==> design/flow/design.v <==
module PC(
	input CLK,
	input RST,
	input EN,
	input [15:0] NEXT,
	output reg [15:0] ADDR
);
always @(posedge CLK) begin
	if (RST)
		ADDR <= 16'd0;
	else if (EN)
		ADDR <= NEXT;
end
endmodule
module DECODER(
	input [15:0] COMMAND,
	output reg [3:0] CAL,
	output reg [1:0] MODE,
	output reg [7:0] IM,
	output reg [3:0] REG_A,
	output reg [3:0] REG_B,
	output reg [3:0] REG_O,
	output reg [1:0] REG_O_TYPE,
	output reg [1:0] JUMP_MODE,  
	output reg REG_WRITE,
	output reg [1:0] SEL,  
	output reg MEM_WRITE,
	output reg INOUT_FLAG
);
always @* begin
	CAL = 4'b0000;
	MODE = 2'b10;
	IM = 8'd0;
	REG_A = 4'd0;
	REG_B = 4'd0;
	REG_O = 4'd0;
	REG_O_TYPE = 2'b11;
	JUMP_MODE = 2'b11;
	REG_WRITE = 1'b0;
	SEL = 2'b00;
	MEM_WRITE = 1'b0;
	INOUT_FLAG = 1'b0;
	if (COMMAND[15] == 1) begin
		CAL[3] = 1'b0;
		CAL[2:0] = COMMAND[14:12];
		MODE = 2'b00;
		IM = COMMAND[7:0];
		REG_A = COMMAND[11:8];
		SEL = 2'b10;
		REG_WRITE = 1;
	end
	else if (COMMAND[14] == 1) begin
		CAL = COMMAND[13:10];
		if (COMMAND[9:8] == 2'b00) begin
			MODE = 2'b00;
			REG_A = COMMAND[7:4];
			REG_B = COMMAND[3:0];
			SEL = 2'b00;
			REG_WRITE = 1;
		end
		else if (COMMAND[9:8] == 2'b01) begin
			MODE = 2'b01;
			REG_A = COMMAND[7:4];
			REG_B = COMMAND[3:0];
			SEL = 2'b00;
			REG_WRITE = 0;
		end
		else if (COMMAND[9:8] == 2'b10) begin
			MODE = 2'b10;
			REG_O_TYPE = COMMAND[13:12];
			INOUT_FLAG = COMMAND[11];
			REG_O = COMMAND[7:4];
			REG_A = COMMAND[3:0];
			SEL = 2'b01;
			REG_WRITE = 1;
		end
		else begin
			MODE = 2'b11;
			REG_A = COMMAND[7:4];
			REG_B = COMMAND[3:0];
			SEL = 2'b00;
			REG_WRITE = COMMAND[10];
			MEM_WRITE = ~COMMAND[10];
		end
	end
	else if (COMMAND[12] == 1) begin
		if (COMMAND[7:4] == 4'b0000) begin
			CAL = 4'b0000;
			MODE = 2'b10;
			SEL = 2'b11;
			JUMP_MODE = COMMAND[9:8];
			if (COMMAND[3:0] == 4'b0000) begin
				REG_A = 4'd12;
				REG_B = 4'd13;
			end
			else begin
				REG_A = 4'd14;
				REG_B = 4'd15;
			end
			REG_WRITE = 0;
		end
		else if (COMMAND[7:4] == 4'b0001) begin
			CAL = 4'b1011;
			MODE = 2'b00;
			REG_A = COMMAND[3:0];
			IM = 8'b00000000;
			SEL = 2'b10;
			REG_WRITE = 1;
		end
		else if (COMMAND[7:4] == 4'b0010) begin
			CAL = 4'b0000;
			MODE = 2'b10;
			REG_O_TYPE = 2'b10;
			REG_O = COMMAND[3:0];
			SEL = 2'b01;
			REG_WRITE = 0;
			JUMP_MODE = 2'b10;
		end
	end
end
endmodule
module REG_DC (
	input CLK,
	input EN,
	input [127:0] REG_R,
	input [1:0] SEL,
	input [3:0] REG_A_ADDR,
	input [3:0] REG_B_ADDR,
	input [3:0] REG_O_ADDR,
	input [7:0] IM,
	output reg [7:0] REG_A,
	output reg [7:0] REG_B
 );
 wire [7:0] REG_A_VALUE = REG_R[REG_A_ADDR*8 +: 8];
 wire [7:0] REG_B_VALUE = REG_R[REG_B_ADDR*8 +: 8];
 always @(posedge CLK) begin
	if (EN) begin
		case (SEL)
			2'b00: begin
				REG_A <= REG_A_VALUE;
				REG_B <= REG_B_VALUE;
			end
			2'b01: begin
				REG_A <= {4'b0000, REG_O_ADDR};
				REG_B <= 8'd0;
			end
			2'b10: begin
				REG_A <= REG_A_VALUE;
				REG_B <= IM;
			end
			2'b11: begin
				REG_A <= {4'b0000, REG_B_ADDR};
				REG_B <= 8'd0;
			end
		endcase
	end
 end
 endmodule
module ALU(
	input CLK,
	input RST,
	input EN,
	input KILL,
	input [7:0] IN_A,
	input [7:0] IN_B,
	input [3:0] CAL,
	input [1:0] MODE,
	output [7:0] OUT,
	output C_OUT,
	output reg F_OUT
);
reg [8:0] RESULT;
assign C_OUT = RESULT[8];
assign OUT = RESULT[7:0];
wire C_IN = RESULT[8];
always @(posedge CLK) begin
	if (RST) begin
		RESULT <= 9'd0;
		F_OUT <= 1'b0;
	end
	else if (EN) begin
		if (KILL) begin
			RESULT <= 9'd0;
			F_OUT <= 1'b0;
		end
		else begin
			case (MODE)
				2'b00: begin
					case (CAL)
						4'b0000: RESULT <= IN_A + IN_B;
						4'b0001: RESULT <= IN_A - IN_B;
						4'b0010: RESULT <= $signed(IN_A) * $signed(IN_B);
						4'b0011: RESULT <= IN_A << IN_B;
						4'b0100: RESULT <= IN_A >> IN_B;
						4'b0101: RESULT <= IN_A & IN_B;
						4'b0110: RESULT <= IN_A | IN_B;
						4'b0111: RESULT <= IN_A ^ IN_B;
						4'b1000: RESULT <= $unsigned(IN_A) * $unsigned(IN_B);
						4'b1001: RESULT <= IN_A + IN_B + C_IN;
						4'b1010: RESULT <= IN_A - IN_B - C_IN;
						4'b1011: RESULT <= ~IN_A;
						default: RESULT <= 9'b000000000;
					endcase
					F_OUT <= 0;
				end
				2'b01: begin
					case (CAL)
						4'b0000: F_OUT <= IN_A == IN_B;
						4'b0001: F_OUT <= IN_A != IN_B;
						4'b0010: F_OUT <= IN_A < IN_B;
						4'b0011: F_OUT <= IN_A > IN_B;
						4'b0100: F_OUT <= IN_A <= IN_B;
						4'b0101: F_OUT <= IN_A >= IN_B;
						default: F_OUT <= 0;
					endcase
					RESULT <= 9'b000000000;
				end
				default: begin
					F_OUT <= 0;
					RESULT <= {1'b0, IN_A};
				end
			endcase
		end
	end
end
endmodule
module MEM(
	input CLK,
	input EN,
	input KILL,
	input [7:0] REG_A,
	input [7:0] REG_B,
	input [7:0] ADDR,
	input [1:0] MODE,
	input MEM_WRITE,
	output reg [7:0] Q
);
reg [7:0] MEM [255:0];
always @(posedge CLK) begin
	if (EN) begin
		if (MODE == 2'b11) begin
			if (MEM_WRITE) begin
				if (!KILL)
					MEM[REG_B] <= REG_A;
			end
			else
				Q <= MEM[REG_B];
		end
		else
			Q <= ADDR;
	end
end
endmodule
module REG_WB(
	input CLK,
	input RST,
	input EN,
	input REG_WRITE,
	input F_FLAG,
	input INOUT_FLAG,
	input [7:0] INT_FLAG_OUT,
	input [15:0] PC,
	input [3:0] REG_A_ADDR,
	input [1:0] MODE,
	input [1:0] JUMP_MODE,
	input [1:0] REG_O_TYPE,
	input [7:0] DATA,
	input [31:0] INPUT,
	output reg [15:0] NEXT,
	output [127:0] REG_R_OUT,
	output [63:0] REG_IO_OUT,
	output [63:0] REG_INT_FLAG_OUT,
	output INT_PROCESS
);
reg [7:0]  REG_R  [15:0];
reg [7:0]  REG_IO [7:0];
reg [23:0] REG_INT [7:0];
reg INT_FLAG;
reg [15:0] INT_PREV_PC;
assign INT_PROCESS = INT_FLAG;
genvar g;
generate
	for (g = 0; g < 16; g = g + 1) begin : gen_r
		assign REG_R_OUT[g*8 +: 8] = REG_R[g];
	end
	for (g = 0; g < 8; g = g + 1) begin : gen_io
		assign REG_IO_OUT[g*8 +: 8] = REG_IO[g];
		assign REG_INT_FLAG_OUT[g*8 +: 8] = REG_INT[g][23:16];
	end
endgenerate
wire [7:0] IO_READ = DATA[2] ? INPUT[DATA[1:0]*8 +: 8] : REG_IO[DATA[2:0]];
integer i;
always @(posedge CLK) begin
	if (RST) begin
		NEXT <= 16'd0;
		INT_FLAG <= 1'b0;
		INT_PREV_PC <= 16'd0;
		for (i = 0; i < 16; i = i + 1)
			REG_R[i] <= 8'd0;
		for (i = 0; i < 8; i = i + 1) begin
			REG_IO[i] <= 8'd0;
			REG_INT[i] <= 24'd0;
		end
	end
	else if (EN) begin
		if ((INT_FLAG_OUT != 8'b0) & !INT_FLAG) begin
			INT_FLAG <= 1;
			if (INT_FLAG_OUT[0])
				NEXT <= REG_INT[0][15:0];
			else if (INT_FLAG_OUT[1])
				NEXT <= REG_INT[1][15:0];
			else if (INT_FLAG_OUT[2])
				NEXT <= REG_INT[2][15:0];
			else if (INT_FLAG_OUT[3])
				NEXT <= REG_INT[3][15:0];
			else if (INT_FLAG_OUT[4])
				NEXT <= REG_INT[4][15:0];
			else if (INT_FLAG_OUT[5])
				NEXT <= REG_INT[5][15:0];
			else if (INT_FLAG_OUT[6])
				NEXT <= REG_INT[6][15:0];
			else
				NEXT <= REG_INT[7][15:0];
			INT_PREV_PC <= PC;
		end
		else if (REG_WRITE) begin
			case (MODE)
				2'b00: REG_R[REG_A_ADDR] <= DATA;
				2'b11: REG_R[REG_A_ADDR] <= DATA;
				2'b10: begin
					REG_IO[4] <= INPUT[7:0];
					REG_IO[5] <= INPUT[15:8];
					REG_IO[6] <= INPUT[23:16];
					REG_IO[7] <= INPUT[31:24];
					case (REG_O_TYPE)
						2'b00: begin
							if (INOUT_FLAG)
								REG_R[REG_A_ADDR] <= IO_READ;
							else
								REG_IO[DATA[2:0]] <= REG_R[REG_A_ADDR];
						end
						2'b01: begin
							if (REG_A_ADDR == 4'd0) begin
								REG_INT[DATA[2:0]][15:8] <= REG_R[12];
								REG_INT[DATA[2:0]][7:0] <= REG_R[13];
							end
							else begin
								REG_INT[DATA[2:0]][15:8] <= REG_R[14];
								REG_INT[DATA[2:0]][7:0] <= REG_R[15];
							end
						end
						2'b10: REG_INT[DATA[2:0]][23:16] <= REG_R[REG_A_ADDR];
						default: ;
					endcase
				end
				default: ;
			endcase
			NEXT <= PC + 16'b1;
		end
		else begin
			case (JUMP_MODE)
				2'b00: begin
					NEXT[15:8] <= REG_R[REG_A_ADDR];
					NEXT[7:0] <= REG_R[DATA[3:0]];
				end
				2'b01: begin
					if (F_FLAG) begin
						NEXT[15:8] <= REG_R[REG_A_ADDR];
						NEXT[7:0] <= REG_R[DATA[3:0]];
					end
					else
						NEXT <= PC + 16'b1;
				end
				2'b10: begin
					NEXT <= INT_PREV_PC;
					INT_FLAG <= 0;
				end
				default: NEXT <= PC + 16'b1;
			endcase
		end
	end
end
endmodule
module INPUT_INT(
	input CLK,
	input RST,
	input EN,
	input [7:0] INPUT,
	input [7:0] REG_INT,
	output reg INT_FLAG
);
reg [7:0] PREV_INPUT;
always @(posedge CLK) begin
	if (RST) begin
		INT_FLAG <= 1'b0;
		PREV_INPUT <= 8'd0;
	end
	else if (EN) begin
		if (REG_INT[1:0] == 2'b01)
			INT_FLAG <= |(~PREV_INPUT & INPUT);
		else if (REG_INT[1:0] == 2'b11)
			INT_FLAG <= |(PREV_INPUT & ~INPUT);
		else
			INT_FLAG <= 0;
		PREV_INPUT <= INPUT;
	end
end
endmodule
module TIMER_INT(
	input CLK,
	input RST,
	input EN,
	input [7:0] REG_INT,
	output reg INT_FLAG
);
reg [5:0] TIMER_COUNT;
reg [9:0] CNT;
wire CLK_TIMER = CNT == 10'd999;
always @(posedge CLK) begin
	if (RST) begin
		INT_FLAG <= 1'b0;
		TIMER_COUNT <= 6'd0;
		CNT <= 10'd0;
	end
	else if (EN) begin
		if (REG_INT[0] & (REG_INT[7:2] == TIMER_COUNT) & CLK_TIMER) begin
			INT_FLAG <= 1;
			TIMER_COUNT <= 6'b0;
		end
		else if (CLK_TIMER) begin
			TIMER_COUNT <= TIMER_COUNT + 6'b1;
		end
		else
			INT_FLAG <= 0;
		if (CNT == 10'd999)
			CNT <= 10'd0;
		else
			CNT <= CNT + 10'd1;
	end
end
endmodule
module AYUMU(
	input CLK,
	input RST,
	input [31:0] INPUT,
	output [31:0] OUTPUT,
	output [15:0] IADDR,
	input [15:0] IDATA
);
reg [4:0] CLKS;
always @(posedge CLK) begin
	if (RST)
		CLKS <= 5'b00001;
	else begin
		case (CLKS)
			5'b00001: CLKS <= 5'b00010;
			5'b00010: CLKS <= 5'b00100;
			5'b00100: CLKS <= 5'b01000;
			5'b01000: CLKS <= 5'b10000;
			5'b10000: CLKS <= 5'b00001;
			default: CLKS <= 5'b00001;
		endcase
	end
end
wire EN_DC  = CLKS[0];
wire EN_EX  = CLKS[1];
wire EN_MEM = CLKS[2];
wire EN_WB  = CLKS[3];
wire EN_FT  = CLKS[4];
reg F_FLAG;
always @(posedge CLK) begin
	if (RST)
		F_FLAG <= 1'b0;
	else if (EN_EX)
		F_FLAG <= F_OUT;
end
wire [15:0] NEXT;
wire [15:0] ADDR;
wire [15:0] COMMAND;
wire [3:0] CAL;
wire [1:0] MODE;
wire [7:0] IM;
wire [3:0] REG_A_ADDR;
wire [3:0] REG_B_ADDR;
wire [3:0] REG_O_ADDR;
wire [1:0] REG_O_TYPE;
wire [1:0] JUMP_MODE;
wire REG_WRITE;
wire [1:0] SEL;
wire MEM_WRITE;
wire INOUT_FLAG;
wire [127:0] REG_R;
wire [63:0] REG_IO;
wire [63:0] REG_INT;
wire [7:0] REG_A;
wire [7:0] REG_B;
wire [7:0] INT_FLAG_OUT;
wire [7:0] ALU_OUT;
wire C_OUT;
wire F_OUT;
wire [7:0] DATA;
wire INT_PROCESS;
wire INT_TAKE = (INT_FLAG_OUT != 8'b0) & !INT_PROCESS;
assign OUTPUT[31:0] = REG_IO[31:0];
assign IADDR = ADDR;
assign COMMAND = IDATA;
PC PC(.CLK(CLK), .RST(RST), .EN(EN_FT), .NEXT(NEXT), .ADDR(ADDR));
DECODER DECODER(.COMMAND(COMMAND), .CAL(CAL), .MODE(MODE), .IM(IM), .REG_A(REG_A_ADDR), .REG_B(REG_B_ADDR),
															 .REG_O(REG_O_ADDR), .REG_O_TYPE(REG_O_TYPE), .JUMP_MODE(JUMP_MODE), .REG_WRITE(REG_WRITE),
															 .SEL(SEL), .MEM_WRITE(MEM_WRITE), .INOUT_FLAG(INOUT_FLAG));
REG_DC REG_DC(.CLK(CLK), .EN(EN_DC), .REG_R(REG_R), .SEL(SEL), .REG_A_ADDR(REG_A_ADDR),
													.REG_B_ADDR(REG_B_ADDR), .REG_O_ADDR(REG_O_ADDR), .IM(IM), .REG_A(REG_A), .REG_B(REG_B));
ALU ALU(.CLK(CLK), .RST(RST), .EN(EN_EX), .KILL(INT_TAKE), .IN_A(REG_A), .IN_B(REG_B), .CAL(CAL), .MODE(MODE), .OUT(ALU_OUT), .C_OUT(C_OUT), .F_OUT(F_OUT));
MEM MEM(.CLK(CLK), .EN(EN_MEM), .KILL(INT_TAKE), .REG_A(REG_A), .REG_B(REG_B), .ADDR(ALU_OUT), .MODE(MODE), .MEM_WRITE(MEM_WRITE), .Q(DATA));
REG_WB REG_WB(.CLK(CLK), .RST(RST), .EN(EN_WB), .REG_WRITE(REG_WRITE), .F_FLAG(F_FLAG), .INOUT_FLAG(INOUT_FLAG), .INT_FLAG_OUT(INT_FLAG_OUT), .PC(ADDR), .REG_A_ADDR(REG_A_ADDR), .MODE(MODE),
													  .JUMP_MODE(JUMP_MODE), .REG_O_TYPE(REG_O_TYPE), .DATA(DATA), .INPUT(INPUT), .NEXT(NEXT), .REG_R_OUT(REG_R), .REG_IO_OUT(REG_IO), .REG_INT_FLAG_OUT(REG_INT), .INT_PROCESS(INT_PROCESS));
INPUT_INT INPUT_0(.CLK(CLK), .RST(RST), .EN(EN_WB), .INPUT(INPUT[7:0]), .REG_INT(REG_INT[7:0]), .INT_FLAG(INT_FLAG_OUT[0]));
INPUT_INT INPUT_1(.CLK(CLK), .RST(RST), .EN(EN_WB), .INPUT(INPUT[15:8]), .REG_INT(REG_INT[15:8]), .INT_FLAG(INT_FLAG_OUT[1]));
INPUT_INT INPUT_2(.CLK(CLK), .RST(RST), .EN(EN_WB), .INPUT(INPUT[23:16]), .REG_INT(REG_INT[23:16]), .INT_FLAG(INT_FLAG_OUT[2]));
INPUT_INT INPUT_3(.CLK(CLK), .RST(RST), .EN(EN_WB), .INPUT(INPUT[31:24]), .REG_INT(REG_INT[31:24]), .INT_FLAG(INT_FLAG_OUT[3]));
TIMER_INT TIMER_0 (.CLK(CLK), .RST(RST), .EN(EN_WB), .REG_INT(REG_INT[39:32]), .INT_FLAG(INT_FLAG_OUT[4]));
TIMER_INT TIMER_1 (.CLK(CLK), .RST(RST), .EN(EN_WB), .REG_INT(REG_INT[47:40]), .INT_FLAG(INT_FLAG_OUT[5]));
TIMER_INT TIMER_2 (.CLK(CLK), .RST(RST), .EN(EN_WB), .REG_INT(REG_INT[55:48]), .INT_FLAG(INT_FLAG_OUT[6]));
TIMER_INT TIMER_3 (.CLK(CLK), .RST(RST), .EN(EN_WB), .REG_INT(REG_INT[63:56]), .INT_FLAG(INT_FLAG_OUT[7]));
endmodule
==> design/flow/run.sh <==
#!/bin/bash
# the make line also repeats each setting of config.mk as NAME=value (left out here)
make -C /OpenROAD-flow-scripts/flow DESIGN_CONFIG=/design/flow/config.mk WORK_HOME=/design/flow/orfs CLKGATE_MAP_FILE= finish
==> design/flow/config.mk <==
export PLATFORM = sky130hd
export DESIGN_NAME = AYUMU
export DESIGN_NICKNAME = AYUMU
export VERILOG_FILES = /design/flow/design.v
export SDC_FILE = /design/flow/constraint.sdc
export NUM_CORES = 4
export LEC_CHECK = 0
export ABC_AREA = 1
export CAP_MARGIN = 20
export CORE_MARGIN = 2
export CORE_UTILIZATION = 55
export CTS_CLUSTER_DIAMETER = 301
export PLACE_DENSITY_LB_ADDON = 0.01
export SLEW_MARGIN = 20
==> design/flow/constraint.sdc <==
create_clock -name core_clock -period 6.11 [get_ports {CLK}]
set_input_delay 1.2220 -clock core_clock [delete_from_list [all_inputs] [get_ports {CLK}]]
set_output_delay 1.2220 -clock core_clock [all_outputs]
set_load 0.01 [all_outputs]
==> GITHUB_STEP_SUMMARY, run 1 <==
## Synthesis and layout report

| Metric | Value |
|---|---|
| Status | `timing/DRC/antenna clean` |
| Synth top cell by count | `edfxtp_1` |
| Total CTS buffers | `289` |
| CTS tree | `yes` |
| FF-to-FF path depth | `18` |
| Nets | `10830` |
| Worst skew pair latency | `0.94 ns` |
| Cell type with the largest total area | `edfxtp_1` |
| Post-Syn Instances | `10820` |
| Actual slew at the worst max-slew pin | `1.139 ns` |
| Biggest area cells | `edfxtp_1 (64%), o21ai_0 (6.2%), nor2_1 (6.2%)` |
| Clock root cell | `clkbuf_16` |
| CP Launch Type | `register` |
| Simple share | `15.67%` |
| CP Depth | `18` |
| Die height | `460.7 microns` |
| Seq share, synth | `66.72%` |
| Max frequency | `182.4 MHz` |
| Crit Path Class | `reg2reg` |
| Logic gate share of total power | `22.4%` |
| Crit-path slowest cell | `buf_12` |
| Yosys warnings | `9` |
| FP Core Util | `55.34%` |
| Antenna violations before repair | `24` |
| Yosys adder share | `1.329%` |
| Cells along the critical path | `buf_12 > inv_1 > nand2_1 > fa_1 > fa_1 > fa_1 > fa_1 > inv_2 > ha_4 > a21oi_2 > xor2_1 > nand3b_1 > nand3_1 > nand2_1 > nor2_1 > nand2_1 > nand2_1 > a21oi_1` |
| Crit path max fanout | `182` |
| Detailed-route via count | `84750` |
| First-pass GRT wire length | `524900 microns` |
| Critical Path End | `ALU.RESULT[8]` |
| Die span in x | `460.7 microns` |
| CTS sink count | `2609` |
| Largest net degree at the start of global routing | `200` |
| Max_cap viols | `0` |
| Dpl ws | `-0.07273 ns` |
| DR iter-0 viols | `11820` |
| Pleak | `0.04383 uW` |
| Post-synth EDFFs | `2428` |
| Comb. pwr | `10700 uW` |
| Buf/Inv on CP | `3` |
| Internal | `32860 uW` |
| Yosys-reported design area after synthesis | `114700 sq um` |
| Top Consumer | `sequential cells` |
| Max-slew headroom | `24.06%` |
| Worst setup margin | `0.6283 ns` |
| Sequential share of power | `43.4%` |
| # hold bufs at CTS | `0` |
| Mux area share | `0.008726%` |
| Min Tclk post-route | `5.482 ns` |
| Final setup viols | `0` |
| Ys cells | `10820` |
| Mapped cell area | `114700 sq um` |
| Post-DP HPWL | `220800 microns` |
| Number of global-route vias before repair | `79880` |
| Commonest flop | `edfxtp_1` |
| CP max stage delay | `0.72 ns` |
| Clock Skew | `0.08734 ns` |
| Clock share of power | `34.1%` |
| Unique masters post-synth | `59` |
| Worst R2R Setup Slack | `0.63 ns` |
| Stage-log warning count | `104` |
| Top cells by count | `edfxtp_1 (2428), nor2_1 (1892), nand2_1 (1540), o21ai_0 (1429), nand3_1 (756)` |
| Top cell type's share of synthesized area | `63.56%` |
| Min-delay src | `REG_WB.INT_PREV_PC[6]` |
| Dominant combinational family | `simple AND/OR/NAND/NOR gates` |
| Area Overhead vs Synth | `10.86%` |
| Switch share | `31.30%` |
| Aoi/oai-family share of the synthesized area | `11.87%` |
| H-tree Lvls | `5` |
| First-pass DRT Iterations | `9` |
| RSZ-0062 raised after global routing | `no` |
| Buffer count from post-CTS setup fixing | `0` |
| Rows | `167` |
| Tcrit/Tclk final | `89.72%` |
| RD Place Congestion | `0.9394` |
| Final Hold Viols | `0` |
| # IOs | `98` |
| Worst EP required | `6.89 ns` |
| DRC errors left | `0` |
| Worst Hold Slack | `0.4572 ns` |
| Antenna Nets Post-Route | `0` |
| Flop+latch power | `20800 uW` |
| Final slew viol count | `0` |
| FFs w/ async S/R, synth | `0%` |
| Clock transition at path regs | `0.06 ns` |
| Hold Crit Class | `reg2reg` |
| Hold Path Sink | `REG_WB.INT_PREV_PC[6]` |
| Chip Area | `212200 sq um` |
| Wire per inst | `26.28 microns` |
| CP endpoint kind | `register` |
| Floorplan Nets | `10970` |
| Routed wire length | `359300 microns` |
| Core ar. | `207300 sq um` |
| # port buffers | `97` |
| CP startpoint | `REG_DC.REG_A[0]` |
| Worst path top cell family by delay | `adder cells` |
| Grt ovf | `0` |
| Vias/cell | `6.200` |
| Yosys xor share | `0.3741%` |
| R2R Path End | `ALU.RESULT[8]` |
| Clock buffer depth | `4` |
| # resized after CTS | `0` |
| Pwr per Cell Area | `376.1 nW/um^2` |
| Placed Area | `118400 sq um` |
| Net switching power | `14970 uW` |
| Reg-to-reg startpoint | `REG_DC.REG_A[0]` |
| Synth flops | `2609` |
| Post-synthesis average cell area | `10.60 sq um` |
| Crit path DAT | `6.26 ns` |
| Clk pwr | `16300 uW` |
| Gr usage total | `33.38%` |
| Worst VDD drop | `0.3760 mV` |
| Worst hold path depth | `2` |
| Design area | `127200 sq um` |
[routing by layer]
metal,GRT usage [%],wire (microns)
met1,49.11,150900
met2,49.71,158200
met3,6.770,37360
met4,11.30,12680
met5,0,110
[per-stage QoR]
stage | cells | total power, uW | utilization, % | TNS [ns]
3_3_place_gp | 13170 | 31570 | 57.13 | 0
2_1_floorplan | 10820 | 27740 | - | -3.583
5_1_grt | 13660 | 49480 | 61.34 | 0
6_report | 13670 | 47830 | 61.35 | 0
4_1_cts | 13650 | 47780 | 61.30 | 0
3_5_place_dp | 13170 | 31660 | 57.14 | -2.178
[cell type report]
cell class,instances,area (sq um)
Fill cell,16990,80110
Clock buffer,375,7756
Antenna cell,17,42.54
Tap cell,2788,3488
Timing Repair Buffer,279,2778
Inverter,494,1882
Clock inverter,102,867.1
Sequential cell,2609,76560
Multi-Input combinational cell,7006,33800
==> run 2, diff against run 1 <==
- ABC_AREA: 1 -> not set
- CELL_PAD_IN_SITES_DETAIL_PLACEMENT: not set -> 1
- CORE_UTILIZATION: 55 -> 64
- CTS_CLUSTER_DIAMETER: 301 -> not set
- CTS_CLUSTER_SIZE: not set -> 71
- MAX_ROUTING_LAYER: not set -> met5
- MIN_ROUTING_LAYER: not set -> met1
- PLACE_DENSITY_LB_ADDON: 0.01 -> 0.27
- SETUP_SLACK_MARGIN: not set -> 0.81
- TNS_END_PERCENT: not set -> 100
- clock period: 6.11 -> 4.3 ns (I/O delays scaled with it)
==> run 2 against run 1 <==
Effect of this change: the flow now stops in 5_1_grt; die size is 15% lower; synthesized cell count shrank 38%; area after synthesis down 1.8%.
==> GITHUB_STEP_SUMMARY, run 2 <==
## Implementation flow summary

| Metric | Value |
|---|---|
| Mux area share | `17.20% (+17 points)` |
| FFs w/ async S/R, synth | `0% (unchanged)` |
| Total CTS buffers | `276 (-4.5%)` |
| Biggest area cells | `edfxtp_1 (65%), mux4_2 (14%), dfxtp_1 (3.2%)` |
| Gr usage total | `78.96%` |
| Commonest flop | `edfxtp_1` |
| Yosys-reported design area after synthesis | `112700 sq um (-1.8%)` |
| Ys cells | `6659 (-38%)` |
| # IOs | `98 (unchanged)` |
| Core ar. | `175500 sq um (-15%)` |
| Fail Step | `5_1_grt` |
| Mapped cell area | `112700 sq um (-1.8%)` |
| Die height | `423.6 microns (-8.0%)` |
| Simple share | `6.402% (-9.3 points)` |
| Synth top cell by count | `edfxtp_1` |
| Top cells by count | `edfxtp_1 (2428), nor2_1 (860), mux4_2 (676), mux2i_1 (312), nand2_1 (264)` |
| Clock buffer depth | `4 (unchanged)` |
| Unique masters post-synth | `109 (+85%)` |
| Top cell type's share of synthesized area | `64.70% (+1.1 points)` |
| Yosys warnings | `9 (unchanged)` |
| Post-synth EDFFs | `2428 (unchanged)` |
| # port buffers | `97 (unchanged)` |
| Grt ovf | `576` |
| Post-Syn Instances | `6659 (-38%)` |
| Clock root cell | `clkbuf_16` |
| Aoi/oai-family share of the synthesized area | `3.648% (-8.2 points)` |
| Post-synthesis average cell area | `16.92 sq um (+60%)` |
| Synth flops | `2609 (unchanged)` |
| Chip Area | `179400 sq um (-15%)` |
| Status | `stopped before the end` |
| Cell type with the largest total area | `edfxtp_1` |
| Run Error | `[ERROR GRT-0232] Routing congestion too high. Check the congestion heatmap in the GUI.` |
| H-tree Lvls | `5 (unchanged)` |
| RD Place Congestion | `0.9878 (+5.2%)` |
| FP Core Util | `64.19% (+8.9 points)` |
| Yosys adder share | `1.352% (+0.024 points)` |
| CTS sink count | `2609 (unchanged)` |
| Yosys xor share | `1.018% (+0.64 points)` |
| Rows | `154 (-7.8%)` |
| Dominant combinational family | `multiplexers` |
| Floorplan Nets | `6811 (-38%)` |
| Post-DP HPWL | `244900 microns (+11%)` |
| Seq share, synth | `67.92% (+1.2 points)` |
| Die span in x | `423.6 microns (-8.0%)` |
[run 2: stage by stage]
step	setup slack (ns)	instances	hold WS [ns]	instance area, sq um
floorplan	-3.596	6659	0.4361	112800
global placement	-0.09264	9394	0.4419	120400
detailed placement	-0.4612	9394	0.4524	120400
CTS	-0.3912	9914	0.4733	130000
[run 2: layer usage]
metal / GRT overflow / global-route usage, %
met5: 4 / 44.73
met2: 265 / 92.64
met1: 33 / 79.78
met3: 46 / 67.23
met4: 228 / 74.29
[run 2: repair_timing]
item | CTS
cloned | 4
endpoints found under the setup margin | 303
gates resized | 158
hold buffers | 0
setup buffers | 55
pin swaps | 45
==> run 3, diff against run 2 <==
- ABC_AREA: not set -> 1
- CAP_MARGIN: 20 -> 10
- CELL_PAD_IN_SITES_DETAIL_PLACEMENT: 1 -> not set
- CORE_UTILIZATION: 64 -> 70
- CTS_CLUSTER_SIZE: 71 -> 73
- HOLD_SLACK_MARGIN: not set -> -0.09
- MAX_ROUTING_LAYER: met5 -> not set
- MIN_ROUTING_LAYER: met1 -> not set
- PLACE_DENSITY_LB_ADDON: 0.27 -> not set
- SETUP_SLACK_MARGIN: 0.81 -> not set
- SLEW_MARGIN: 20 -> 5
- TNS_END_PERCENT: 100 -> not set
- clock period: 4.3 -> 4.62 ns (I/O delays scaled with it)
==> run 3 against run 2 <==
Effect of this change: the run now finishes clean; synthesized cell count increased by 62%; die size decreased by 6.9%; area after synthesis increased by 1.8%.
==> GITHUB_STEP_SUMMARY, run 3 <==
## Synthesis and layout report

| Metric | Value |
|---|---|
| Yosys-reported design area after synthesis | `114700 sq um (+1.8%)` |
| Min Tclk post-route | `4.406 ns` |
| Seq share, synth | `66.72% (-1.2 points)` |
| Mapped cell area | `114700 sq um (+1.8%)` |
| Max_cap viols | `0` |
| Actual slew at the worst max-slew pin | `1.407 ns` |
| # resized after CTS | `0 (-100%)` |
| Mux area share | `0.008726% (-17 points)` |
| Critical Path End | `ALU.RESULT[8]` |
| Area Overhead vs Synth | `12.09%` |
| Hold Crit Class | `reg2reg` |
| Yosys xor share | `0.3741% (-0.64 points)` |
| Largest net degree at the start of global routing | `235` |
| Commonest flop | `edfxtp_1` |
| Pwr per Cell Area | `481.8 nW/um^2` |
| Crit Path Class | `reg2reg` |
| Unique masters post-synth | `59 (-46%)` |
| Die height | `408.8 microns (-3.5%)` |
| CTS tree | `yes` |
| Chip Area | `167100 sq um (-6.9%)` |
| Cells along the critical path | `buf_4 > nand2_1 > fa_1 > inv_1 > fa_1 > inv_1 > fa_1 > fa_1 > inv_2 > ha_4 > a21oi_2 > xor2_1 > nand3b_1 > nand3_1 > nand2_1 > nor2_1 > nand2_1 > nand2_1 > a21oi_1` |
| Number of global-route vias before repair | `85640` |
| Post-DP HPWL | `214400 microns (-12%)` |
| Stage-log warning count | `97` |
| Clk pwr | `19900 uW` |
| CP startpoint | `REG_DC.REG_B[0]` |
| FP Core Util | `70.47% (+6.3 points)` |
| Final slew viol count | `0` |
| Dominant combinational family | `simple AND/OR/NAND/NOR gates` |
| Reg-to-reg startpoint | `REG_DC.REG_B[0]` |
| Comb. pwr | `14700 uW` |
| Synth top cell by count | `edfxtp_1` |
| Logic gate share of total power | `23.7%` |
| Rows | `148 (-3.9%)` |
| Placed insts | `12930 (+38%)` |
| Clock root cell | `clkbuf_16` |
| Top cells by count | `edfxtp_1 (2428), nor2_1 (1892), nand2_1 (1540), o21ai_0 (1429), nand3_1 (756)` |
| RD Place Congestion | `1.010 (+2.3%)` |
| Simple share | `15.67% (+9.3 points)` |
| Core ar. | `162800 sq um (-7.3%)` |
| DRC errors left | `0` |
| Antenna violations before repair | `13` |
| Worst hold path depth | `2` |
| Sequential share of power | `44.1%` |
| Clock Skew | `0.07698 ns` |
| Min-delay src | `REG_WB.INT_PREV_PC[7]` |
| Dpl ws | `0.03017 ns (+0.4914 ns)` |
| Status | `timing/DRC/antenna clean` |
| First-pass DRT Iterations | `7` |
| Buf/Inv on CP | `4` |
| Crit path DAT | `5.19 ns` |
| Post-Syn Instances | `10820 (+62%)` |
| Clock transition at path regs | `0.06 ns` |
| Flop+latch power | `27300 uW` |
| Gr usage total | `41.48%` |
| CP Launch Type | `register` |
| Crit-path slowest cell | `fa_1` |
| Hold Path Sink | `REG_WB.INT_PREV_PC[7]` |
| Max-slew headroom | `6.194%` |
| Total Power Consumption | `61940 uW` |
| CP max stage delay | `0.53 ns` |
| Tcrit/Tclk final | `95.36%` |
| Top cell type's share of synthesized area | `63.56% (-1.1 points)` |
| Worst VDD drop | `0.6911 mV` |
| Die span in x | `408.8 microns (-3.5%)` |
| CP Depth | `19` |
| Floorplan Nets | `10970 (+61%)` |
| Buffer count from post-CTS setup fixing | `0 (-100%)` |
| Pleak | `0.04535 uW` |
| Top Consumer | `sequential cells` |
| Non-filler cells, final | `13390` |
| # hold bufs at CTS | `0 (unchanged)` |
| FF-to-FF path depth | `19` |
| Worst EP required | `5.40 ns` |
| Yosys warnings | `9 (unchanged)` |
| Ys cells | `10820 (+62%)` |
| Vias/cell | `6.719` |
| Max frequency | `227.0 MHz` |
| Cell type with the largest total area | `edfxtp_1` |
| TNS Setup | `0 ns` |
| Worst path top cell family by delay | `adder cells` |
| First-pass GRT wire length | `523300 microns` |
| DR iter-0 viols | `15680` |
| Fill count | `9639` |
| CP endpoint kind | `register` |
| Synth flops | `2609 (unchanged)` |
| Aoi/oai-family share of the synthesized area | `11.87% (+8.2 points)` |
| Comb area | `33860 sq um` |
| Post-synthesis average cell area | `10.60 sq um (-37%)` |
| Biggest area cells | `edfxtp_1 (64%), o21ai_0 (6.2%), nor2_1 (6.2%)` |
| Internal | `42110 uW` |
| Post-synth EDFFs | `2428 (unchanged)` |
| Clock share of power | `32.2%` |
| Worst R2R Setup Slack | `0.21 ns` |
| Detailed-route via count | `89960` |
| Net switching power | `19830 uW` |
| R2R Path End | `ALU.RESULT[8]` |
| Crit path max fanout | `14` |
| RSZ-0062 raised after global routing | `no` |
| CTS sink count | `2609 (unchanged)` |
| Yosys adder share | `1.329% (-0.024 points)` |
| Total CTS buffers | `241 (-13%)` |
| Worst setup margin | `0.2143 ns` |
| Final setup viols | `0` |
| Grt ovf | `0` |
| Worst skew pair latency | `0.92 ns` |
| Wire per inst | `26.18 microns` |
| Switch share | `32.01%` |
| Final Hold Viols | `0` |
| Routed wire length | `350500 microns` |
| Register area | `76560 sq um` |
| H-tree Lvls | `4 (-1)` |
| FFs w/ async S/R, synth | `0% (unchanged)` |
| Nets | `11150` |
| Antenna Nets Post-Route | `0` |
| Clock buffer depth | `3 (-1)` |
| # port buffers | `97 (unchanged)` |
| # IOs | `98 (unchanged)` |
## run 3: per-stage QoR
| stage | area, sq um | hold slack, ns | util [%] |
|---|---|---|---|
| global route | 128500 | 0.4791 | 78.97 |
| CTS | 128500 | 0.4614 | 78.97 |
| global placement | 120700 | 0.4405 | 74.12 |
| finish | 128600 | 0.4620 | 78.99 |
| floorplan | 114900 | 0.4297 | - |
| detailed placement | 120700 | 0.4535 | 74.13 |
## run 3: final cells by class
class                   instances  share of cell area (%)
diodes                         11                 0.02141
multi-input cells            7006                   26.33
clock inverters               146                   1.203
repair buffers                641                   4.385
inverters                     494                   1.467
well taps                    2175                   2.117
flip-flops and latches       2609                   59.55
clock buffers                 306                   4.928
## run 3: layer usage
layer  up-vias  global-route usage, %  share of wire [%]
li1      38730                      -                  -
met1     42660                  57.78                 36
met2      7350                  62.57                 45
met3      1210                  9.910                 14
met4        10                  19.12                5.3
met5         -                      0              0.019
==> run 4, diff against run 3 <==
- ABC_AREA: 1 -> not set
- CAP_MARGIN: 10 -> 35
- CELL_PAD_IN_SITES_DETAIL_PLACEMENT: not set -> 2
- CORE_UTILIZATION: 70 -> 64
- CTS_CLUSTER_SIZE: 73 -> 58
- HOLD_SLACK_MARGIN: -0.09 -> not set
- MAX_ROUTING_LAYER: not set -> met4
- MIN_ROUTING_LAYER: not set -> met1
- PLACE_DENSITY_LB_ADDON: not set -> 0.27
- SETUP_SLACK_MARGIN: not set -> 1.02
- SLEW_MARGIN: 5 -> 40
- TNS_END_PERCENT: not set -> 100
- clock period: 4.62 -> 4.3 ns (I/O delays scaled with it)
==> run 4 against run 3 <==
Effect of this change: the run now fails in 3_5_place_dp; synthesized cell count is 38% lower; area after synthesis is 1.8% lower; die size is 7.4% higher.
==> GITHUB_STEP_SUMMARY, run 4 <==
## Implementation flow summary

| Metric | Value |
|---|---|
| Status | `stopped before the end` |
| Fail Step | `3_5_place_dp` |
| Run Error | `Error: detail_place.tcl, 38 bad optional access` |
| Simple share | `6.402% (-9.3 points)` |
| Post-synthesis average cell area | `16.92 sq um (+60%)` |
| Yosys adder share | `1.352% (+0.024 points)` |
| Core ar. | `175500 sq um (+7.8%)` |
| Ys cells | `6659 (-38%)` |
| Die span in x | `423.6 microns (+3.6%)` |
| Synth top cell by count | `edfxtp_1` |
| Synth flops | `2609 (unchanged)` |
| Biggest area cells | `edfxtp_1 (65%), mux4_2 (14%), dfxtp_1 (3.2%)` |
| Die height | `423.6 microns (+3.6%)` |
| Top cells by count | `edfxtp_1 (2428), nor2_1 (860), mux4_2 (676), mux2i_1 (312), nand2_1 (264)` |
| FFs w/ async S/R, synth | `0% (unchanged)` |
| Cell type with the largest total area | `edfxtp_1` |
| Rows | `154 (+4.1%)` |
| Post-Syn Instances | `6659 (-38%)` |
| Yosys-reported design area after synthesis | `112700 sq um (-1.8%)` |
| Post-synth EDFFs | `2428 (unchanged)` |
| RD Place Congestion | `0.9783 (-3.2%)` |
| Unique masters post-synth | `109 (+85%)` |
| Floorplan Nets | `6811 (-38%)` |
| Dominant combinational family | `multiplexers` |
| # IOs | `98 (unchanged)` |
| Mapped cell area | `112700 sq um (-1.8%)` |
| Top cell type's share of synthesized area | `64.70% (+1.1 points)` |
| Seq share, synth | `67.92% (+1.2 points)` |
| Aoi/oai-family share of the synthesized area | `3.648% (-8.2 points)` |
| Yosys warnings | `9 (unchanged)` |
| # port buffers | `97 (unchanged)` |
| Commonest flop | `edfxtp_1` |
| Mux area share | `17.20% (+17 points)` |
| FP Core Util | `64.19% (-6.3 points)` |
| Chip Area | `179400 sq um (+7.4%)` |
| Yosys xor share | `1.018% (+0.64 points)` |
run 4: stage by stage:
stage / worst slack (ns) / cells / total power (uW)
2_1_floorplan: -3.596 / 6659 / 37870
3_3_place_gp: -0.07676 / 9386 / 42100
==> run 5, diff against run 4 <==
- CAP_MARGIN: 35 -> 20
- CELL_PAD_IN_SITES_DETAIL_PLACEMENT: 2 -> not set
- CORE_UTILIZATION: 64 -> 72
- CTS_CLUSTER_DIAMETER: not set -> 30
- CTS_CLUSTER_SIZE: 58 -> 60
- MAX_ROUTING_LAYER: met4 -> not set
- MIN_ROUTING_LAYER: met1 -> not set
- PLACE_DENSITY: not set -> 0.35
- PLACE_DENSITY_LB_ADDON: 0.27 -> not set
- SETUP_SLACK_MARGIN: 1.02 -> 1.14
- TNS_END_PERCENT: 100 -> 5
- clock period: 4.3 -> 3.83 ns (I/O delays scaled with it)
==> run 5 against run 4 <==
Effect of this change: die size fell by 11%; area after synthesis unchanged; synthesized cell count unchanged; the flow stops in 5_1_grt.
==> GITHUB_STEP_SUMMARY, run 5 <==
## Implementation flow summary

| Metric | Value |
|---|---|
| Status | `stopped before the end` |
| Fail Step | `5_1_grt` |
| Run Error | `[ERROR GRT-0232] Routing congestion too high. Check the congestion heatmap in the GUI.` |
| Mux area share | `17.20% (unchanged)` |
| Grt ovf | `432` |
| FP Core Util | `72.31% (+8.1 points)` |
| Top cell type's share of synthesized area | `64.70% (unchanged)` |
| RD Place Congestion | `0.9728 (-0.56%)` |
| Top cells by count | `edfxtp_1 (2428), nor2_1 (860), mux4_2 (676), mux2i_1 (312), nand2_1 (264)` |
| Floorplan Nets | `6811 (unchanged)` |
| Rows | `145 (-5.8%)` |
| Post-synthesis average cell area | `16.92 sq um (unchanged)` |
| Aoi/oai-family share of the synthesized area | `3.648% (unchanged)` |
| Dpl ws | `-0.5539 ns` |
| Gr usage total | `84.69%` |
| Mapped cell area | `112700 sq um (unchanged)` |
| Chip Area | `159700 sq um (-11%)` |
| Synth top cell by count | `edfxtp_1` |
| Die span in x | `399.6 microns (-5.7%)` |
| Post-DP HPWL | `204400 microns` |
| Post-synth EDFFs | `2428 (unchanged)` |
| CTS sink count | `2609` |
| Clock buffer depth | `4` |
| Placed Area | `121900 sq um` |
| # IOs | `98 (unchanged)` |
| FFs w/ async S/R, synth | `0% (unchanged)` |
| Yosys adder share | `1.352% (unchanged)` |
| Yosys-reported design area after synthesis | `112700 sq um (unchanged)` |
| Yosys xor share | `1.018% (unchanged)` |
| Synth flops | `2609 (unchanged)` |
| Unique masters post-synth | `109 (unchanged)` |
| Cell type with the largest total area | `edfxtp_1` |
| Biggest area cells | `edfxtp_1 (65%), mux4_2 (14%), dfxtp_1 (3.2%)` |
| Ys cells | `6659 (unchanged)` |
| Core ar. | `155800 sq um (-11%)` |
| Yosys warnings | `9 (unchanged)` |
| Seq share, synth | `67.92% (unchanged)` |
| Simple share | `6.402% (unchanged)` |
| Dominant combinational family | `multiplexers` |
| Clock root cell | `clkbuf_16` |
| Total CTS buffers | `446` |
| Post-Syn Instances | `6659 (unchanged)` |
| # port buffers | `97 (unchanged)` |
| Die height | `399.6 microns (-5.7%)` |
| # hold bufs at CTS | `0` |
| H-tree Lvls | `5` |
| Commonest flop | `edfxtp_1` |
## run 5: what timing repair did
item | in CTS
pin swaps | 90
gates resized | 458
gates cloned | 19
setup endpoints to repair | 2229
setup buffers | 83
## run 5: routing by layer
layer	GRT usage (%)	GRT overflow
met2	94.35	155
met1	85.06	30
met5	54.06	7
met3	76.81	23
met4	82.66	217
## run 5: through the flow
stage                     setup TNS [ns]  instances
after floorplan                  -663.47       6659
after CTS                         -1.526      10220
after detailed placement          -13.43       9299
after global placement            -8.571       9295
==> run 6, diff against run 5 <==
- ABC_AREA: not set -> 1
- CAP_MARGIN: 20 -> 0
- CTS_CLUSTER_DIAMETER: 30 -> 387
- CTS_CLUSTER_SIZE: 60 -> 13
- PLACE_DENSITY: 0.35 -> 0.4
- SETUP_SLACK_MARGIN: 1.14 -> 0.26
- SLEW_MARGIN: 40 -> 20
- TNS_END_PERCENT: 5 -> not set
==> run 6 against run 5 <==
Effect of this change: the layout now fails its checks (setup timing); synthesized cell count up 62%; area after synthesis up 1.8%; die size up 1.8%.
==> GITHUB_STEP_SUMMARY, run 6 <==
## Synthesis and layout report

| Metric | Value |
|---|---|
| Status | `complete, but fails checks` |
| Layout check faults | `setup timing` |
| Max-slew headroom | `14.63%` |
| Worst skew pair latency | `0.87 ns` |
| Post-DP HPWL | `216800 microns (+6.1%)` |
| DRC errors left | `0` |
| Gr usage total | `42.60%` |
| Cell type with the largest total area | `edfxtp_1` |
| Unique masters post-synth | `59 (-46%)` |
| Chip Area | `162500 sq um (+1.8%)` |
| Synth top cell by count | `edfxtp_1` |
| Largest net degree at the start of global routing | `207` |
| Simple share | `15.67% (+9.3 points)` |
| Sequential share of power | `45.8%` |
| CP Launch Type | `register` |
| Clock Skew | `0.04762 ns` |
| Antenna violations before repair | `17` |
| Yosys-reported design area after synthesis | `114700 sq um (+1.8%)` |
| Stage-log warning count | `93` |
| Net switching power | `23260 uW` |
| Worst EP required | `4.55 ns` |
| Ys cells | `10820 (+62%)` |
| Reg-to-reg startpoint | `REG_DC.REG_B[4]` |
| H-tree Lvls | `4 (-1)` |
| First-pass GRT wire length | `521100 microns` |
| Yosys xor share | `0.3741% (-0.64 points)` |
| Dominant combinational family | `simple AND/OR/NAND/NOR gates` |
| Max_cap viols | `0` |
| Post-synthesis average cell area | `10.60 sq um (-37%)` |
| Mapped cell area | `114700 sq um (+1.8%)` |
| Vias/cell | `6.820` |
| Logic gate share of total power | `26.1%` |
| RD Place Congestion | `0.9863 (+1.4%)` |
| CP startpoint | `REG_DC.REG_B[4]` |
| Seq share, synth | `66.72% (-1.2 points)` |
| Yosys adder share | `1.329% (-0.024 points)` |
| Worst VDD drop | `0.6795 mV` |
| Buf/Inv on CP | `4` |
| Synth flops | `2609 (unchanged)` |
| Post-Syn Instances | `10820 (+62%)` |
| Nets | `11380` |
| Number of global-route vias before repair | `86230` |
| # hold bufs at CTS | `0 (unchanged)` |
| Final Hold Viols | `0` |
| Area Overhead vs Synth | `12.69%` |
| First-pass DRT Iterations | `9` |
| Hold Crit Class | `reg2reg` |
| TNS Setup | `-1.073 ns` |
| Mux area share | `0.008726% (-17 points)` |
| Flop+latch power | `32900 uW` |
| Antenna Nets Post-Route | `0` |
| Commonest flop | `edfxtp_1` |
| FF-to-FF path depth | `21` |
| Comb. pwr | `18800 uW` |
| FFs w/ async S/R, synth | `0% (unchanged)` |
| CP Depth | `21` |
| Core ar. | `158400 sq um (+1.6%)` |
| Yosys warnings | `9 (unchanged)` |
| Clock transition at path regs | `0.08 ns` |
| DR iter-0 viols | `17330` |
| Pwr per Cell Area | `556.0 nW/um^2` |
| Grt ovf | `0` |
| Clock root cell | `clkbuf_16` |
| FP Core Util | `72.43% (+0.12 points)` |
| CP max stage delay | `0.60 ns` |
| Biggest area cells | `edfxtp_1 (64%), o21ai_0 (6.2%), nor2_1 (6.2%)` |
| Dpl ws | `-0.4803 ns (+0.07360 ns)` |
| Critical Path End | `ALU.RESULT[8]` |
| Rows | `146 (+0.69%)` |
| Pleak | `0.04595 uW` |
| # port buffers | `97 (unchanged)` |
| Clock share of power | `28.1%` |
| Crit-path slowest cell | `fa_1` |
| Wire per inst | `26.29 microns` |
| Actual slew at the worst max-slew pin | `1.276 ns` |
| Detailed-route via count | `91270` |
| Clock buffer depth | `3 (-1)` |
| Cells along the critical path | `buf_6 > nand2_2 > fa_1 > inv_1 > fa_1 > inv_2 > fa_1 > fa_1 > inv_2 > ha_4 > a21oi_2 > a21boi_2 > nand2_1 > xor2_1 > nand3b_1 > nand3_2 > nand2_1 > nor2_1 > nand2_1 > nand2_1 > a21oi_1` |
| Total Power Consumption | `71870 uW` |
| Switch share | `32.36%` |
| Top cell type's share of synthesized area | `63.56% (-1.1 points)` |
| Clk pwr | `20200 uW` |
| Die span in x | `403.1 microns (+0.88%)` |
| Worst Hold Slack | `0.4571 ns` |
| Worst setup margin | `-0.3904 ns` |
| Final slew viol count | `0` |
| Worst R2R Setup Slack | `-0.39 ns` |
| CP endpoint kind | `register` |
| Worst hold path depth | `2` |
| RSZ-0062 raised after global routing | `yes` |
| R2R Path End | `ALU.RESULT[8]` |
| Top Consumer | `sequential cells` |
| Crit path max fanout | `3` |
| Tcrit/Tclk final | `110.2%` |
| Internal | `48610 uW` |
| Fin util | `81.62%` |
| Top cells by count | `edfxtp_1 (2428), nor2_1 (1892), nand2_1 (1540), o21ai_0 (1429), nand3_1 (756)` |
| # IOs | `98 (unchanged)` |
| Total CTS buffers | `218 (-51%)` |
| Min-delay src | `REG_WB.INT_PREV_PC[0]` |
| Crit Path Class | `reg2reg` |
| Post-synth EDFFs | `2428 (unchanged)` |
| Worst path top cell family by delay | `adder cells` |
| Final setup viols | `4` |
| Die height | `403.1 microns (+0.88%)` |
| Min Tclk post-route | `4.220 ns` |
| CTS sink count | `2609 (unchanged)` |
| Hold Path Sink | `REG_WB.INT_PREV_PC[0]` |
| CTS tree | `yes` |
| Crit path DAT | `4.94 ns` |
| Max frequency | `236.9 MHz` |
| Aoi/oai-family share of the synthesized area | `11.87% (+8.2 points)` |
| Routed wire length | `351800 microns` |
| Floorplan Nets | `10970 (+61%)` |
==> run 6: final cells by class <==
| type | instances | area, sq um |
|---|---|---|
| Antenna cell | 23 | 57.56 |
| Sequential cell | 2609 | 76560 |
| Fill cell | 8698 | 29120 |
| Multi-Input combinational cell | 7006 | 33950 |
| Inverter | 494 | 1884 |
| Timing Repair Buffer | 898 | 8267 |
| Tap cell | 2072 | 2592 |
| Clock inverter | 15 | 294.0 |
| Clock buffer | 266 | 5657 |
==> run 6: repair_timing <==
item,CTS,global route
gates resized,18,23
buffers inserted,7,8
pin swaps,11,25
setup endpoints to repair,6,7
==> run 6: stage by stage <==
step / std cells / area [sq um]
final: 13380 / 129300
after floorplan: 10820 / 114900
after CTS: 13350 / 129000
after detailed placement: 13060 / 123000
after global routing: 13360 / 129200
after global placement: 13060 / 123000
==> run 6: metal layers <==
metal	up-vias	track usage (%)	part of all wire, %
li1	39030	-	-
met5	-	0	0.086
met3	1333	10.69	15
met1	42800	59.24	35
met2	8075	64.37	45
met4	24	19.30	5.0
==> run 7, diff against run 6 <==
- ABC_AREA: 1 -> not set
- CAP_MARGIN: 0 -> 20
- CORE_UTILIZATION: 72 -> 70
- CTS_CLUSTER_DIAMETER: 387 -> not set
- CTS_CLUSTER_SIZE: 13 -> 24
- PLACE_DENSITY: 0.4 -> not set
- SETUP_SLACK_MARGIN: 0.26 -> not set
- clock period: 3.83 -> 6.38 ns (I/O delays scaled with it)
==> run 7 against run 6 <==
Effect of this change: now clean on timing, DRC and antenna; final cell count down 32%; critical endpoint is now ALU.RESULT[5]; global-route usage down 4.4 points; critical path type unchanged; first-iteration DRC count down 44%.
==> GITHUB_STEP_SUMMARY, run 7 <==
## Synthesis and layout report

| Metric | Value |
|---|---|
| # resized after CTS | `0 (-18)` |
| Synth flops | `2609 (unchanged)` |
| Crit Path Class | `reg2reg` |
| CTS sink count | `2609 (unchanged)` |
| Rows | `147 (+0.68%)` |
| CP endpoint kind | `register` |
| Max-slew headroom | `22.70% (+8.1 points)` |
| CTS tree | `yes` |
| Yosys warnings | `9 (unchanged)` |
| # hold bufs at CTS | `0 (unchanged)` |
| Stage-log warning count | `60 (-35%)` |
| FP Core Util | `70.34% (-2.1 points)` |
| Top cell type's share of synthesized area | `64.70% (+1.1 points)` |
| Aoi/oai-family share of the synthesized area | `3.648% (-8.2 points)` |
| Max frequency | `189.2 MHz (-20%)` |
| Ys cells | `6659 (-38%)` |
| Hold Path Sink | `REG_WB.INT_PREV_PC[3]` |
| Min Tclk post-route | `5.284 ns (+1.064 ns)` |
| Critical Path End | `ALU.RESULT[5]` |
| Largest net degree at the start of global routing | `225 (+8.7%)` |
| Routed wire length | `308100 microns (-12%)` |
| Die height | `405.2 microns (+0.51%)` |
| Fin util | `76.93% (-4.7 points)` |
| Chip Area | `164200 sq um (+1.0%)` |
| # port buffers | `97 (unchanged)` |
| Core ar. | `160200 sq um (+1.1%)` |
| Cell type with the largest total area | `edfxtp_1` |
| Post-Syn Instances | `6659 (-38%)` |
| Worst VDD drop | `0.3645 mV (-46%)` |
| Clock buffer depth | `3 (unchanged)` |
| First-pass GRT wire length | `449300 microns (-14%)` |
| R2R Path End | `ALU.RESULT[5]` |
| Crit path DAT | `5.96 ns (+1.02 ns)` |
| Max_cap viols | `0 (unchanged)` |
| Clock Skew | `0.08303 ns (+0.03541 ns)` |
| Comb. pwr | `7980 uW (-58%)` |
| Hold Crit Class | `reg2reg` |
| Floorplan Nets | `6811 (-38%)` |
| Logic gate share of total power | `19.0% (-7.1 points)` |
| Antenna violations before repair | `3 (-14)` |
| Final slew viol count | `0 (unchanged)` |
| Placed Area | `115600 sq um (-6.0%)` |
| Nets | `6915 (-39%)` |
| Antenna Nets Post-Route | `0 (unchanged)` |
| Switch share | `28.32% (-4.0 points)` |
| Non-filler cells, final | `9128 (-32%)` |
| Simple share | `6.402% (-9.3 points)` |
| First-pass DRT Iterations | `6 (-3)` |
| Dominant combinational family | `multiplexers` |
| Reg-to-reg startpoint | `REG_DC.REG_B[0]` |
| Worst setup margin | `1.096 ns (+1.486 ns)` |
| H-tree Lvls | `4 (unchanged)` |
| Yosys-reported design area after synthesis | `112700 sq um (-1.8%)` |
| Yosys xor share | `1.018% (+0.64 points)` |
| Crit-path slowest cell | `nor4b_1` |
| CP max stage delay | `0.65 ns (+0.05 ns)` |
| RSZ-0062 raised after global routing | `no` |
| Net switching power | `11890 uW (-49%)` |
| DR iter-0 viols | `9716 (-44%)` |
| Vias/cell | `7.136 (+4.6%)` |
| CP Launch Type | `register` |
| TNS Setup | `0 ns (+1.073 ns)` |
| Tcrit/Tclk final | `82.82% (-27 points)` |
| Number of global-route vias before repair | `64670 (-25%)` |
| Clk pwr | `14000 uW (-31%)` |
| Area Overhead vs Synth | `9.375%` |
| Worst R2R Setup Slack | `1.10 ns (+1.49 ns)` |
| Clock root cell | `clkbuf_16` |
| Grt ovf | `0 (unchanged)` |
| Worst hold path depth | `2 (unchanged)` |
| DRC errors left | `0 (unchanged)` |
| Sequential share of power | `47.6% (+1.8 points)` |
| CP startpoint | `REG_DC.REG_B[0]` |
| Dpl ws | `0.5164 ns (+0.9968 ns)` |
| Mapped cell area | `112700 sq um (-1.8%)` |
| Design area | `123200 sq um (-4.7%)` |
| Post-DP HPWL | `187700 microns (-13%)` |
| Status | `timing/DRC/antenna clean` |
| Top Consumer | `sequential cells` |
| FFs w/ async S/R, synth | `0% (unchanged)` |
| Post-synth EDFFs | `2428 (unchanged)` |
| Worst EP required | `7.05 ns (+2.50 ns)` |
| Unique masters post-synth | `109 (+85%)` |
| CP Depth | `15 (-29%)` |
| Crit path max fanout | `25 (+22)` |
| Clock share of power | `33.4% (+5.3 points)` |
| Worst path top cell family by delay | `adder cells` |
| Biggest area cells | `edfxtp_1 (65%), mux4_2 (14%), dfxtp_1 (3.2%)` |
| Wire per inst | `33.75 microns (+28%)` |
| Gr usage total | `38.18% (-4.4 points)` |
| Clock transition at path regs | `0.06 ns (-0.02 ns)` |
| Total CTS buffers | `241 (+11%)` |
| Yosys adder share | `1.352% (+0.024 points)` |
| Actual slew at the worst max-slew pin | `1.160 ns (-0.1165 ns)` |
| Worst skew pair latency | `0.90 ns (+0.03 ns)` |
| Buffer count from post-CTS setup fixing | `0 (-7)` |
| Die span in x | `405.2 microns (+0.51%)` |
| Top cells by count | `edfxtp_1 (2428), nor2_1 (860), mux4_2 (676), mux2i_1 (312), nand2_1 (264)` |
| Final Hold Viols | `0 (unchanged)` |
| Flop+latch power | `20000 uW (-39%)` |
| Commonest flop | `edfxtp_1` |
| Buf/Inv on CP | `4 (unchanged)` |
| Final setup viols | `0 (-4)` |
| Min-delay src | `REG_WB.INT_PREV_PC[3]` |
| Seq share, synth | `67.92% (+1.2 points)` |
| Mux area share | `17.20% (+17 points)` |
| Pleak | `0.03961 uW (-14%)` |
| # IOs | `98 (unchanged)` |
| RD Place Congestion | `0.9461 (-4.1%)` |
| Pwr per Cell Area | `340.6 nW/um^2 (-39%)` |
| Synth top cell by count | `edfxtp_1` |
| Post-synthesis average cell area | `16.92 sq um (+60%)` |
| Placed insts | `8675 (-34%)` |
| FF-to-FF path depth | `15 (-29%)` |
| Cells along the critical path | `buf_4 > clkinv_1 > nor2_1 > ha_1 > fa_1 > ha_1 > inv_1 > fa_1 > inv_1 > ha_1 > fa_1 > a2bb2oi_1 > o211ai_1 > nor4b_1 > o22ai_1` |
| Detailed-route via count | `65130 (-29%)` |
| Internal | `30090 uW (-38%)` |
==> run 7: layout make-up <==
| cell class | instances | area, sq um |
|---|---|---|
| Antenna cell | 3 | 7.507 |
| Clock buffer | 304 | 6391 |
| Clock inverter | 141 | 1097 |
| Fill cell | 8609 | 36950 |
| Inverter | 151 | 566.8 |
| Multi-Input combinational cell | 3497 | 33450 |
| Sequential cell | 2609 | 76560 |
| Tap cell | 2160 | 2703 |
| Timing Repair Buffer | 263 | 2471 |
==> run 7: metal layers <==
metal | share of wire (%) | track usage (%) | vias up
li1 | - | - | 26440
met1 | 35 | 52.37 | 33030
met2 | 48 | 59.81 | 4848
met3 | 12 | 8.708 | 822
met4 | 5.1 | 16.82 | 0
met5 | 0 | 0 | -
==> run 7: stage by stage <==
step           power (uW)  hold slack (ns)
2_1_floorplan       25520           0.4361
5_1_grt             42950           0.4760
3_3_place_gp        27940           0.4421
6_report            41980           0.4561
4_1_cts             41850           0.4546
3_5_place_dp        28040           0.4469
==> run 8, diff against run 7 <==
- CORE_UTILIZATION: 70 -> 40
- CTS_CLUSTER_SIZE: 24 -> not set
- SETUP_SLACK_MARGIN: not set -> -0.27
- clock period: 6.38 -> 6.9 ns (I/O delays scaled with it)
==> run 8 against run 7 <==
Effect of this change: die size increased by 74%; global-route usage decreased by 17 points; register-to-register slack improved by 0.48 ns; synthesized cell count unchanged; clock-buffer cell count increased by 33; final cell count increased by 18%; critical path type is now in2reg; largest cell class unchanged; area after synthesis unchanged; still clean on timing, DRC and antenna; critical path depth decreased by 6; sequential cell count unchanged; critical endpoint is now MEM.MEM[73][3]; routed wire length increased by 0.18%.
==> GITHUB_STEP_SUMMARY, run 8 <==
## Synthesis and layout report

| Metric | Value |
|---|---|
| Commonest flop | `edfxtp_1` |
| Post-synthesis average cell area | `16.92 sq um (unchanged)` |
| Dominant combinational family | `multiplexers` |
| First-pass GRT wire length | `448200 microns (-0.26%)` |
| Area Overhead vs Synth | `12.54%` |
| Clk pwr | `14900 uW (+6%)` |
| Hold Path Sink | `REG_WB.INT_PREV_PC[4]` |
| Crit Path Class | `in2reg` |
| Register area | `76570 sq um (about the same)` |
| Final Hold Viols | `0 (unchanged)` |
| Placed insts | `10240 (+18%)` |
| Crit path max fanout | `26 (+4.0%)` |
| DRC errors left | `0 (unchanged)` |
| Dpl ws | `0.8863 ns (+0.3699 ns)` |
| CP Depth | `9 (-6)` |
| Aoi/oai-family share of the synthesized area | `3.648% (unchanged)` |
| Rows | `194 (+32%)` |
| CP endpoint kind | `register` |
| Antenna Nets Post-Route | `0 (unchanged)` |
| Actual slew at the worst max-slew pin | `1.121 ns (-0.03861 ns)` |
| Status | `timing/DRC/antenna clean` |
| Yosys xor share | `1.018% (unchanged)` |
| Top cells by count | `edfxtp_1 (2428), nor2_1 (860), mux4_2 (676), mux2i_1 (312), nand2_1 (264)` |
| CP max stage delay | `1.08 ns (+0.43 ns)` |
| Antenna violations before repair | `9 (+6)` |
| Placed Area | `117700 sq um (+1.8%)` |
| Worst path top cell family by delay | `simple AND/OR/NAND/NOR gates` |
| Total Power Consumption | `40850 uW (-2.7%)` |
| Reg-to-reg startpoint | `REG_DC.REG_B[2]` |
| Post-DP HPWL | `198900 microns (+6.0%)` |
| Worst R2R Setup Slack | `1.58 ns (+0.48 ns)` |
| Synth top cell by count | `edfxtp_1` |
| Buffer count from post-CTS setup fixing | `0 (unchanged)` |
| FF-to-FF path depth | `17 (+2)` |
| Clock Skew | `0.07515 ns (-0.007880 ns)` |
| Gr usage total | `21.28% (-17 points)` |
| RD Place Congestion | `0.9007 (-4.8%)` |
| Worst hold path depth | `2 (unchanged)` |
| Flop+latch power | `18500 uW (-8%)` |
| Largest net degree at the start of global routing | `211 (-6.2%)` |
| Worst setup margin | `1.565 ns (+0.4689 ns)` |
| Stage-log warning count | `58 (-3.3%)` |
| Min-delay src | `REG_WB.INT_PREV_PC[4]` |
| Detailed-route via count | `62790 (-3.6%)` |
| Worst VDD drop | `0.2276 mV (-38%)` |
| Max-slew headroom | `25.27% (+2.6 points)` |
| Wire per inst | `28.70 microns (-15%)` |
| Worst Hold Slack | `0.4544 ns (-0.001650 ns)` |
| Final setup viols | `0 (unchanged)` |
| Clock buffer depth | `4 (+1)` |
| Top Consumer | `sequential cells` |
| First-pass DRT Iterations | `6 (unchanged)` |
| Floorplan Nets | `6811 (unchanged)` |
| FP Core Util | `40.26% (-30 points)` |
| Yosys-reported design area after synthesis | `112700 sq um (unchanged)` |
| Comb area | `33430 sq um (about the same)` |
| Pleak | `0.04042 uW (+2.0%)` |
| Cell type with the largest total area | `edfxtp_1` |
| Comb. pwr | `7410 uW (-7.1%)` |
| Fill count | `23660 (+170%)` |
| Yosys adder share | `1.352% (unchanged)` |
| # port buffers | `97 (unchanged)` |
| Worst EP required | `7.39 ns (+0.34 ns)` |
| Max frequency | `187.4 MHz` |
| Sequential share of power | `45.3% (-2.3 points)` |
| Grt ovf | `0 (unchanged)` |
| Cells along the critical path | `clkdlybuf4s50_1 > nor2b_1 > nand3_1 > buf_4 > nor3b_1 > and3_1 > buf_4 > nand3_1 > nor2_1` |
| Critical Path End | `MEM.MEM[73][3]` |
| Nets | `6956 (+0.59%)` |
| FFs w/ async S/R, synth | `0% (unchanged)` |
| Chip Area | `286000 sq um (+74%)` |
| Worst skew pair latency | `0.93 ns (+0.03 ns)` |
| Min Tclk post-route | `5.335 ns` |
| H-tree Lvls | `5 (+1)` |
| Vias/cell | `5.839 (-18%)` |
| Design area | `126800 sq um (+2.9%)` |
| CTS tree | `yes` |
| Switch share | `27.90% (-0.42 points)` |
| Simple share | `6.402% (unchanged)` |
| Die height | `534.8 microns (+32%)` |
| Die span in x | `534.8 microns (+32%)` |
| DR iter-0 viols | `7631 (-21%)` |
| Mux area share | `17.20% (unchanged)` |
| R2R Path End | `ALU.RESULT[6]` |
| Logic gate share of total power | `18.1% (-0.9 points)` |
| Clock transition at path regs | `0.06 ns (about the same)` |
| Tcrit/Tclk final | `77.32% (-5.5 points)` |
| Unique masters post-synth | `109 (unchanged)` |
| Post-Syn Instances | `6659 (unchanged)` |
| Clock share of power | `36.5% (+3.1 points)` |
| Net switching power | `11400 uW (-4.1%)` |
| Core ar. | `279900 sq um (+75%)` |
| Pwr per Cell Area | `322.1 nW/um^2 (-5.4%)` |
| Buf/Inv on CP | `3 (-1)` |
| Post-synth EDFFs | `2428 (unchanged)` |
| Synth flops | `2609 (unchanged)` |
| Routed wire length | `308600 microns (+0.18%)` |
| # hold bufs at CTS | `0 (unchanged)` |
| Top cell type's share of synthesized area | `64.70% (unchanged)` |
| # IOs | `98 (unchanged)` |
| Total CTS buffers | `282 (+17%)` |
| CP startpoint | `IDATA[14]` |
| Ys cells | `6659 (unchanged)` |
| RSZ-0062 raised after global routing | `no` |
| Max_cap viols | `0 (unchanged)` |
| Clock root cell | `clkbuf_16` |
| CP Launch Type | `primary input` |
| Number of global-route vias before repair | `62850 (-2.8%)` |
| Crit-path slowest cell | `clkdlybuf4s50_1` |
| Hold Crit Class | `reg2reg` |
| Mapped cell area | `112700 sq um (unchanged)` |
| Non-filler cells, final | `10750 (+18%)` |
| Crit path DAT | `5.83 ns (-0.13 ns)` |
| CTS sink count | `2609 (unchanged)` |
| Final slew viol count | `0 (unchanged)` |
| Yosys warnings | `9 (unchanged)` |
| Seq share, synth | `67.92% (unchanged)` |
| Internal | `29450 uW (-2.1%)` |
| # resized after CTS | `0 (unchanged)` |
| Biggest area cells | `edfxtp_1 (65%), mux4_2 (14%), dfxtp_1 (3.2%)` |
-- run 8: area by class of cell --
| class | instances | share of cell area, % |
|---|---|---|
| multi-input cells | 3497 | 26.36 |
| diodes | 3 | 0.005920 |
| flip-flops and latches | 2609 | 60.38 |
| clock inverters | 169 | 1.350 |
| well taps | 3724 | 3.674 |
| clock buffers | 337 | 5.794 |
| repair buffers | 263 | 1.986 |
| inverters | 151 | 0.4470 |
-- run 8: layer usage --
layer | up-vias | share of wire, % | track usage [%]
met5 | - | 0.0071 | 0
met4 | 4 | 2.8 | 5.668
met3 | 471 | 9.0 | 4.445
met2 | 2912 | 46 | 33.15
met1 | 32850 | 42 | 30.40
li1 | 26560 | - | -
-- run 8: stage by stage --
step,TNS (ns),utilization (%)
final,0,45.31
after global routing,0,45.31
after CTS,0,45.29
after detailed placement,0,42.05
after global placement,0,42.03
after floorplan,-3.574,-
Power figures rest on the tool's default switching activity, not on a simulated workload.
